== build 52 ==
// user_proj_mul32
module user_proj_mul32 
(
    input wb_clk_i,
    input wb_rst_i,
    input wbs_stb_i,
    input wbs_cyc_i,
    input wbs_we_i,
    input [3:0] wbs_sel_i,
    input [31:0] wbs_dat_i,
    input [31:0] wbs_adr_i,
    output reg wbs_ack_o,
    output reg [31:0] wbs_dat_o,
    output [2:0] irq
);
    reg start;
    wire done;
    wire sys_clk;
    localparam MC_OFF = 8'h00, MP_OFF = 8'h04, P0_OFF = 8'h08, P1_OFF = 8'h0C;
    reg  [31:0]         MP, MC;
    wire [63:0]         P;
    wire                valid           = wbs_stb_i & wbs_cyc_i;
    wire                we              = wbs_we_i && valid;
    wire                re              = ~wbs_we_i && valid;
    wire [3:0]          byte_wr_en      = wbs_sel_i & {4{we}}; 
    wire                we_mp_reg       = we & (wbs_adr_i[7:0] == MP_OFF);
    wire                we_mc_reg       = we & (wbs_adr_i[7:0] == MC_OFF);
    wire                re_mp_reg       = re & (wbs_adr_i[7:0] == MP_OFF);
    wire                re_mc_reg       = re & (wbs_adr_i[7:0] == MC_OFF);
    wire                re_p0_reg       = re & (wbs_adr_i[7:0] == P0_OFF);
    wire                re_p1_reg       = re & (wbs_adr_i[7:0] == P1_OFF);
    assign sys_clk = wb_clk_i;
    always @(posedge sys_clk or posedge wb_rst_i) begin  
        if(wb_rst_i)
            MC <= 32'h0;
        else if(we_mc_reg)  
            MC <= wbs_dat_i;
    end
  ...
Size: about 860 cells after synthesis, roughly 270 flip-flops, ~110 I/O pins, ~11000 um^2 of cells after synthesis.
make LEC_CHECK=0 CAP_MARGIN=20 CORE_MARGIN=2 CORE_UTILIZATION=72 CTS_CLUSTER_SIZE=29 HOLD_SLACK_MARGIN=0.29 PLACE_DENSITY_LB_ADDON=0.01 SETUP_SLACK_MARGIN=0.71 SLEW_MARGIN=20 TNS_END_PERCENT=80 finish   # period 2.52 ns
run.sh (not shown) runs the stock make flow with config.mk's settings and CLKGATE_MAP_FILE=.
Input-level comparison between build 70 and build 52:
# build 52
export LEC_CHECK = 0
export CAP_MARGIN = 20
export CORE_MARGIN = 2
export CORE_UTILIZATION = 72
export CTS_CLUSTER_SIZE = 29
export HOLD_SLACK_MARGIN = 0.29
export PLACE_DENSITY_LB_ADDON = 0.01
export SETUP_SLACK_MARGIN = 0.71
export SLEW_MARGIN = 20
export TNS_END_PERCENT = 80
create_clock -name core_clock -period 2.52 [get_ports {wb_clk_i}]
# build 70
export LEC_CHECK = 0
export ABC_AREA = 1
export CAP_MARGIN = 20
export CORE_MARGIN = 2
export CORE_UTILIZATION = 72
export PLACE_DENSITY = 0.41
export SETUP_SLACK_MARGIN = 0.47
export SLEW_MARGIN = 20
create_clock -name core_clock -period 2.5 [get_ports {wb_clk_i}]
==> results <==
Taking build 52 as the reference, in build 70 final period utilization +0.81 points, number of buffers inserted for hold repair after clock tree synthesis neither gained nor lost much.
Build 52 consumes less power than build 70.
Comparing build 70 and build 52, the lower data required time of the critical path was measured on build 70.
Reg-to-reg setup timing slack for build 70: 0.02 ns down relative to build 52
Comparing post-layout instance count excluding filler cells for build 70 and build 52, the smaller number came from build 52.
Against build 52, first-pass GRT wire length in build 70 came out worse.
[build 70 vs build 52] via count: higher in build 70
Of build 70 and build 52, it is build 70 that has the higher multi-input logic cell count.
The synthesis-to-layout area growth of build 70 falls short of that of build 52 by 5.9 points.
Edits applied to the flow inputs when going from build 70 to build 83:
# build 70
export LEC_CHECK = 0
export ABC_AREA = 1
export CAP_MARGIN = 20
export CORE_MARGIN = 2
export CORE_UTILIZATION = 72
export PLACE_DENSITY = 0.41
export SETUP_SLACK_MARGIN = 0.47
export SLEW_MARGIN = 20
create_clock -name core_clock -period 2.5 [get_ports {wb_clk_i}]
# build 83
export LEC_CHECK = 0
export ABC_AREA = 1
export CAP_MARGIN = 20
export CORE_MARGIN = 2
export CORE_UTILIZATION = 69
export SLEW_MARGIN = 20
create_clock -name core_clock -period 5.89 [get_ports {wb_clk_i}]
==> comparison <==
Build 83 vs. build 70: final cell count without fillers has decreased, pre-placement core utilization has decreased, power in sequential cells has decreased. Build 83 against build 70; power density relative to cell area is down by more than half. Of the two values seen for class of the tightest hold or removal check, in2async was produced by build 70 and reg2reg by build 83. Total power of the final layout in build 83 is 56% below build 70. Build 70 -> build 83: synthesized area per cell delta 0, exact match. Build 83 went all the way through synthesis, placement and routing and the layout is clean on timing, DRC and antenna. The run with more setup slack is build 83; build 70 has less.
--- input diff build 83..build 87 ---
# build 83
export LEC_CHECK = 0
export ABC_AREA = 1
export CAP_MARGIN = 20
export CORE_MARGIN = 2
export CORE_UTILIZATION = 69
export SLEW_MARGIN = 20
create_clock -name core_clock -period 5.89 [get_ports {wb_clk_i}]
# build 87
export LEC_CHECK = 0
export CAP_MARGIN = 20
export CORE_MARGIN = 2
export CORE_UTILIZATION = 25
export SLEW_MARGIN = 20
create_clock -name core_clock -period 4.5 [get_ports {wb_clk_i}]
==> comparison <==
- When build 87 is set beside build 83, its area growth from synthesis to layout turns out to be 6.7 points larger.
- Setup WNS build 83 -> build 87: worse
- Measured against build 87, the number of buffers other than clock buffers in the final layout of build 83 comes out at 0.916 times the reference value.
For build 25, these inputs were changed with respect to build 87:
# build 87
export LEC_CHECK = 0
export CAP_MARGIN = 20
export CORE_MARGIN = 2
export CORE_UTILIZATION = 25
export SLEW_MARGIN = 20
create_clock -name core_clock -period 4.5 [get_ports {wb_clk_i}]
# build 25
export LEC_CHECK = 0
export ABC_AREA = 1
export CAP_MARGIN = 20
export CORE_MARGIN = 2
export CORE_UTILIZATION = 72
export CTS_CLUSTER_SIZE = 10
export HOLD_SLACK_MARGIN = 0.26
export SLEW_MARGIN = 20
create_clock -name core_clock -period 5.89 [get_ports {wb_clk_i}]
## What came out
- Build 25 finished every stage and its layout cleared the timing, DRC and antenna checks.
- When build 25 is set beside build 87, its total power turns out to be about 27% smaller.
- Lower setup slack of the critical path after layout among build 25 and build 87: build 87
- Total die area (higher): build 87
- Build 25 gives less area overhead of the layout relative to synthesis than build 87 did.
- The lower number of well taps of build 25 and build 87 is in build 25.
- On post-synthesis xor/xnor area fraction: between build 25 and build 87, it ends up lower for build 25.

* * *

## job 4160
The RTL this note starts from:
==> flow/design.v <==
`default_nettype none
module spm #(parameter size = 32)(
    input wire              clk, 
    input wire              rst,
    input wire              clr,
    input wire              y,
    input wire [size-1:0]   x,
    output wire             p
);
    wire[size-1:1] pp;
    wire[size-1:0] xy;
    genvar i;
    CSADD csa0 (.clk(clk), .rst(rst), .clr(clr), .x(x[0]&y), .y(pp[1]), .sum(p));
    generate 
        for(i=1; i<size-1; i=i+1) begin
            CSADD csa (.clk(clk), .rst(rst), .clr(clr), .x(x[i]&y), .y(pp[i+1]), .sum(pp[i]));
        end 
    endgenerate
    TCMP tcmp (.clk(clk), .rst(rst), .clr(clr), .a(x[size-1]&y), .s(pp[size-1]));
endmodule
module CSADD(
    input wire  clk, 
    input wire  rst,
    input wire  clr,
    input wire  x, 
    input wire  y,
    output reg  sum
);
    reg sc;
    wire hsum1, hco1;
    assign hsum1 = y ^ sc;
    assign hco1 = y & sc;
    wire hsum2, hco2;
    assign hsum2 = x ^ hsum1;
    assign hco2 = x & hsum1;
    always @(posedge clk or posedge rst) begin
        if (rst) begin
            sum <= 1'b0;
            sc <= 1'b0;
        end
        else if (clr) begin
            sum <= 1'b0;
            sc <= 1'b0;
        end
        else begin
            sum <= hsum2;
            sc <= hco1 ^ hco2;
        end
    end
endmodule
module TCMP (
    input wire  clk, 
    input wire  rst,
    input wire  clr,
    input wire  a, 
    output reg  s
);
    reg z;
    always @(posedge clk or posedge rst) begin
        if (rst) begin
            s <= 1'b0;
            z <= 1'b0;
        end
        else if (clr) begin
            s <= 1'b0;
            z <= 1'b0;
        end
        else begin
            z <= a | z;
            s <= a ^ z;
        end
    end
endmodule
`default_nettype none
module mul32 (
    input wire          clk,
    input wire          rst,
    input wire          start,
    input wire  [31:0]  mc,
    input wire  [31:0]  mp,
    output reg  [63:0]  p,
    output wire         done
);
    wire        pw;
    reg [31:0]  Y;
    reg [7:0]   cnt, ncnt;
    reg [1:0]   state, nstate;
    localparam  IDLE=0, RUNNING=1, DONE=2;
    always @(posedge clk or posedge rst)
        if(rst)
            state  <= IDLE;
        else 
            state <= nstate;
    always @*
        case(state)
            IDLE    :   if(start) nstate = RUNNING; else nstate = IDLE;
            RUNNING :   if(cnt == 64) nstate = DONE; else nstate = RUNNING; 
            DONE    :   if(start) nstate = RUNNING; else nstate = DONE;
            default :   nstate = IDLE;
        endcase
    always @(posedge clk)
        cnt <= ncnt;
    always @*
        case(state)
            IDLE    :   ncnt = 0;
            RUNNING :   ncnt = cnt + 1;
            DONE    :   ncnt = 0;
            default :   ncnt = 0;
        endcase
    always @(posedge clk or posedge rst)
        if(rst)
            Y <= 32'b0;
        else if((start == 1'b1)) 
            Y <= mp;
        else if(state==RUNNING) 
            Y <= (Y >> 1);
    always @(posedge clk) 
        if(start)
            p <= 64'b0;
        else if(state==RUNNING)
            p <= {pw, p[63:1]};
    wire y = (state==RUNNING) ? Y[0] : 1'b0;
    spm #(.size(32)) spm32(
        .clk(clk),
        .rst(rst),
        .clr(start),
        .x(mc),
        .y(y),
        .p(pw)
    );
    assign done = (state == DONE);
endmodule
`default_nettype none
module user_proj_mul32 
(
    input wb_clk_i,
    input wb_rst_i,
    input wbs_stb_i,
    input wbs_cyc_i,
    input wbs_we_i,
    input [3:0] wbs_sel_i,
    input [31:0] wbs_dat_i,
    input [31:0] wbs_adr_i,
    output reg wbs_ack_o,
    output reg [31:0] wbs_dat_o,
    output [2:0] irq
);
    reg start;
    wire done;
    wire sys_clk;
    localparam MC_OFF = 8'h00, MP_OFF = 8'h04, P0_OFF = 8'h08, P1_OFF = 8'h0C;
    reg  [31:0]         MP, MC;
    wire [63:0]         P;
    wire                valid           = wbs_stb_i & wbs_cyc_i;
    wire                we              = wbs_we_i && valid;
    wire                re              = ~wbs_we_i && valid;
    wire [3:0]          byte_wr_en      = wbs_sel_i & {4{we}}; 
    wire                we_mp_reg       = we & (wbs_adr_i[7:0] == MP_OFF);
    wire                we_mc_reg       = we & (wbs_adr_i[7:0] == MC_OFF);
    wire                re_mp_reg       = re & (wbs_adr_i[7:0] == MP_OFF);
    wire                re_mc_reg       = re & (wbs_adr_i[7:0] == MC_OFF);
    wire                re_p0_reg       = re & (wbs_adr_i[7:0] == P0_OFF);
    wire                re_p1_reg       = re & (wbs_adr_i[7:0] == P1_OFF);
    assign sys_clk = wb_clk_i;
    always @(posedge sys_clk or posedge wb_rst_i) begin  
        if(wb_rst_i)
            MC <= 32'h0;
        else if(we_mc_reg)  
            MC <= wbs_dat_i;
    end
    always @(posedge sys_clk or posedge wb_rst_i) begin  
        if(wb_rst_i)
            MP <= 32'h0;
        else if(we_mp_reg) 
            MP <= wbs_dat_i;
    end 
    always @(posedge sys_clk or posedge wb_rst_i) begin  
        if(wb_rst_i)
            wbs_ack_o <= 0;
        else
        begin
            if ((we_mc_reg || we_mp_reg || (re_p0_reg && done) || (re_p1_reg && done)))
            begin
                wbs_ack_o <=1;
            end
            else 
                wbs_ack_o <=0; 
        end
    end
    always@(posedge sys_clk or posedge wb_rst_i) begin
        if(wb_rst_i)
            wbs_dat_o <= 32'hDEADBEEF;
        else
        begin
            if (re_p0_reg)
                wbs_dat_o <= P[31:0];
            else if (re_p1_reg)
                 wbs_dat_o <= P[63:32];
            else if (re_mp_reg)
                 wbs_dat_o <= MP;
            else if (re_mc_reg)
                 wbs_dat_o <= MC;
            else
               wbs_dat_o <= 32'hDEADBEEF; 
        end
    end
    always @(posedge sys_clk) 
        start <= (we_mp_reg && wbs_ack_o) ? 1'b1 : 1'b0;
    assign irq = 3'b000;	 
    mul32 mul (
        .clk(wb_clk_i),
        .rst(wb_rst_i),
        .start(start),
        .mc(MC),
        .mp(MP),
        .p(P),
        .done(done)
    );
endmodule
clock: 5.66 ns
lec_check: 0
abc_area: 1
cap_margin: 35
cell_pad_in_sites_detail_placement: 2
cell_pad_in_sites_global_placement: 1
core_margin: 2
core_utilization: 26
cts_cluster_diameter: 35
gpl_routability_driven: 0
gpl_timing_driven: 1
min_routing_layer: met2
place_density: 0.45
slew_margin: 20
tns_end_percent: 35
Job 4160: flow completed, timing, DRC and antenna clean
The inputs of job 7494 differ from those of job 4160 as listed below.
- ABC_AREA removed (was 1)
- TNS_END_PERCENT changed from 35 to 15
### Flow results
- Looking at combinational cell fraction of total power, job 7494 sits 0.2 points below job 4160.
- Job 4160 → job 7494: signal arrival time at the worst endpoint saw little to no change; number of hold buffers added after CTS comparable.
- Total length of routed met2 wires: job 7494 vs job 4160 down about 20%
- Delta (job 7494 minus job 4160): global-route usage lost 4.7 points; average footprint of a synthesized cell went up about 50%.
- [job 7494] core occupancy in the finished layout rose 0.64 points relative to job 4160
- Sort job 4160 and job 7494 by fraction of area in clock buffers and inverters desc -> top: job 7494
- Job 7494: via count is 27% lower than what job 4160 reported.
- The maximum number of pins on one net before global-route repair of job 7494 is higher than that of job 4160.
diff inputs: job 7494 => job 9170
- setting PLACE_DENSITY_LB_ADDON to 0.02 for the first time
- removing CELL_PAD_IN_SITES_DETAIL_PLACEMENT (formerly 2)
- changing CAP_MARGIN from 35 to 20
- removing GPL_ROUTABILITY_DRIVEN (formerly 0)
- removing GPL_TIMING_DRIVEN (formerly 1)
- removing TNS_END_PERCENT (formerly 15)
- removing PLACE_DENSITY (formerly 0.45)
- removing MIN_ROUTING_LAYER (formerly met2)
- changing CORE_UTILIZATION from 26 to 58
- changing the clock period (ns, I/O delays scaled along) from 5.66 to 2.7
==> comparison <==
From job 7494 to job 9170, non-clock inverter total of the final layout did not move at all. Max growth of design area from synthesis to finish across job 7494 and job 9170: job 7494. Worst setup slack after layout (job 9170 over job 7494): decrease, 1.97 ns. Looking at sequential share of cell area, job 9170 sits 3.7 points above job 7494. [compare] base=job 7494 new=job 9170: global-route usage over all layers has increased, cell-internal power now larger, multiplexer fraction of the synthesized cell area now sits at about the same level, number of clock sinks seen by CTS did not really move.
The following lists how job 592 was set up differently from job 9170:
- CTS_CLUSTER_DIAMETER changed from 35 to 59
- PLACE_DENSITY_LB_ADDON removed (was 0.02)
- CORE_UTILIZATION changed from 58 to 70
- CELL_PAD_IN_SITES_GLOBAL_PLACEMENT removed (was 1)
- the clock period (ns, I/O delays scaled along) changed from 2.7 to 7.39
Findings:
Higher relative area of clock buffers and inverters in the final design among job 592 and job 9170: job 9170
From job 9170 to job 592 the numbers moved as follows: non-clock buffer count shows a reduction of 16, weighted congestion at the end of routability-driven global placement shows a reduction of 0.024, utilization shows an increase of 11 points, global-route usage shows an increase of 4.2 points.
Post-route fraction of the period consumed by the critical path: job 592 < job 9170
Summary of job 592 over job 9170: total number of sequential cells ~0 delta, total routed wirelength held steady, via count normalized by instance count rose by 8.1%.
For job 4576, these inputs were changed with respect to job 592:
- putting ABC_AREA at 1 where nothing was set
- swapping 70 for 68 in CORE_UTILIZATION
- clearing CTS_CLUSTER_DIAMETER, which used to be 59
- swapping 7.39 for 2.5 in the clock period (ns, I/O delays scaled along)
Notes after the runs:
Compared with job 592, in job 4576 clock distribution area overhead in the final layout dropped 0.29 points; global-route wire length before repair climbed about 17%; die span in x climbed 2.7%; total net switching power climbed 200%.
Fraction of power spent switching nets, job 4576 and job 592: smaller value in job 592

* * *

job 569:
RTL: the design.v shown in full above, as it stands there.
Settings: LEC_CHECK=0, CAP_MARGIN=20, CORE_MARGIN=2, CORE_UTILIZATION=22, CTS_CLUSTER_DIAMETER=358, MIN_ROUTING_LAYER=met2, PLACE_DENSITY=0.39, SLEW_MARGIN=20; clock period 10.0 ns.
#### Input delta (job 6076 over job 569)
# job 569
export LEC_CHECK = 0
export CAP_MARGIN = 20
export CORE_MARGIN = 2
export CORE_UTILIZATION = 22
export CTS_CLUSTER_DIAMETER = 358
export MIN_ROUTING_LAYER = met2
export PLACE_DENSITY = 0.39
export SLEW_MARGIN = 20
create_clock -name core_clock -period 10.0 [get_ports {wb_clk_i}]
# job 6076
export LEC_CHECK = 0
export CAP_MARGIN = 20
export CORE_MARGIN = 2
export CORE_UTILIZATION = 40
export SLEW_MARGIN = 20
create_clock -name core_clock -period 4.5 [get_ports {wb_clk_i}]
Notes after the runs:
The die height of job 6076 falls short of that of job 569 by about 25%. The detailed route wirelength on metal3 in job 569 is 15 times that in job 6076. Job 6076 reports its end point of the critical path as MP[29] while job 569 reports MP[30]. Power share of the combinational group: job 569 vs job 6076, no meaningful difference.
[inputs] job 1310 vs job 6076
# job 6076
export LEC_CHECK = 0
export CAP_MARGIN = 20
export CORE_MARGIN = 2
export CORE_UTILIZATION = 40
export SLEW_MARGIN = 20
create_clock -name core_clock -period 4.5 [get_ports {wb_clk_i}]
# job 1310
export LEC_CHECK = 0
export ABC_AREA = 1
export CAP_MARGIN = 20
export CORE_MARGIN = 2
export CORE_UTILIZATION = 72
export CTS_CLUSTER_SIZE = 97
export SETUP_SLACK_MARGIN = 1.41
export SLEW_MARGIN = 20
create_clock -name core_clock -period 5.89 [get_ports {wb_clk_i}]
### Flow results
Job 1310 finished every step from synthesis to the final layout, and the layout passed the timing, DRC and antenna checks.
Relative to job 6076, job 1310 degrades hold slack.
Number of antenna violations at the first check in global routing | job 1310 above job 6076
The final reports for job 1310 and job 6076 show worst-case headroom to the max-slew limit lower in the former.
Area of all sequential standard cells across job 1310 and job 6076: no real change.
Higher final period utilization among job 1310 and job 6076: job 1310
Clock group share of total power was higher in the run labelled job 6076.
Critical path depth, job 1310 and job 6076, lower one = job 6076.
Going from job 6076 to job 1310, the number of buffers created by CTS was found to have gone down by 3.
Re proportion of synthesized chip area in sequential cells: job 6076 was higher than job 1310.
From job 6076 to job 1310 the numbers moved as follows: multi-input combinational cell count has increased, first-iteration DRC count has increased.
No activity file was given, so power comes from the tool's default toggle rates.
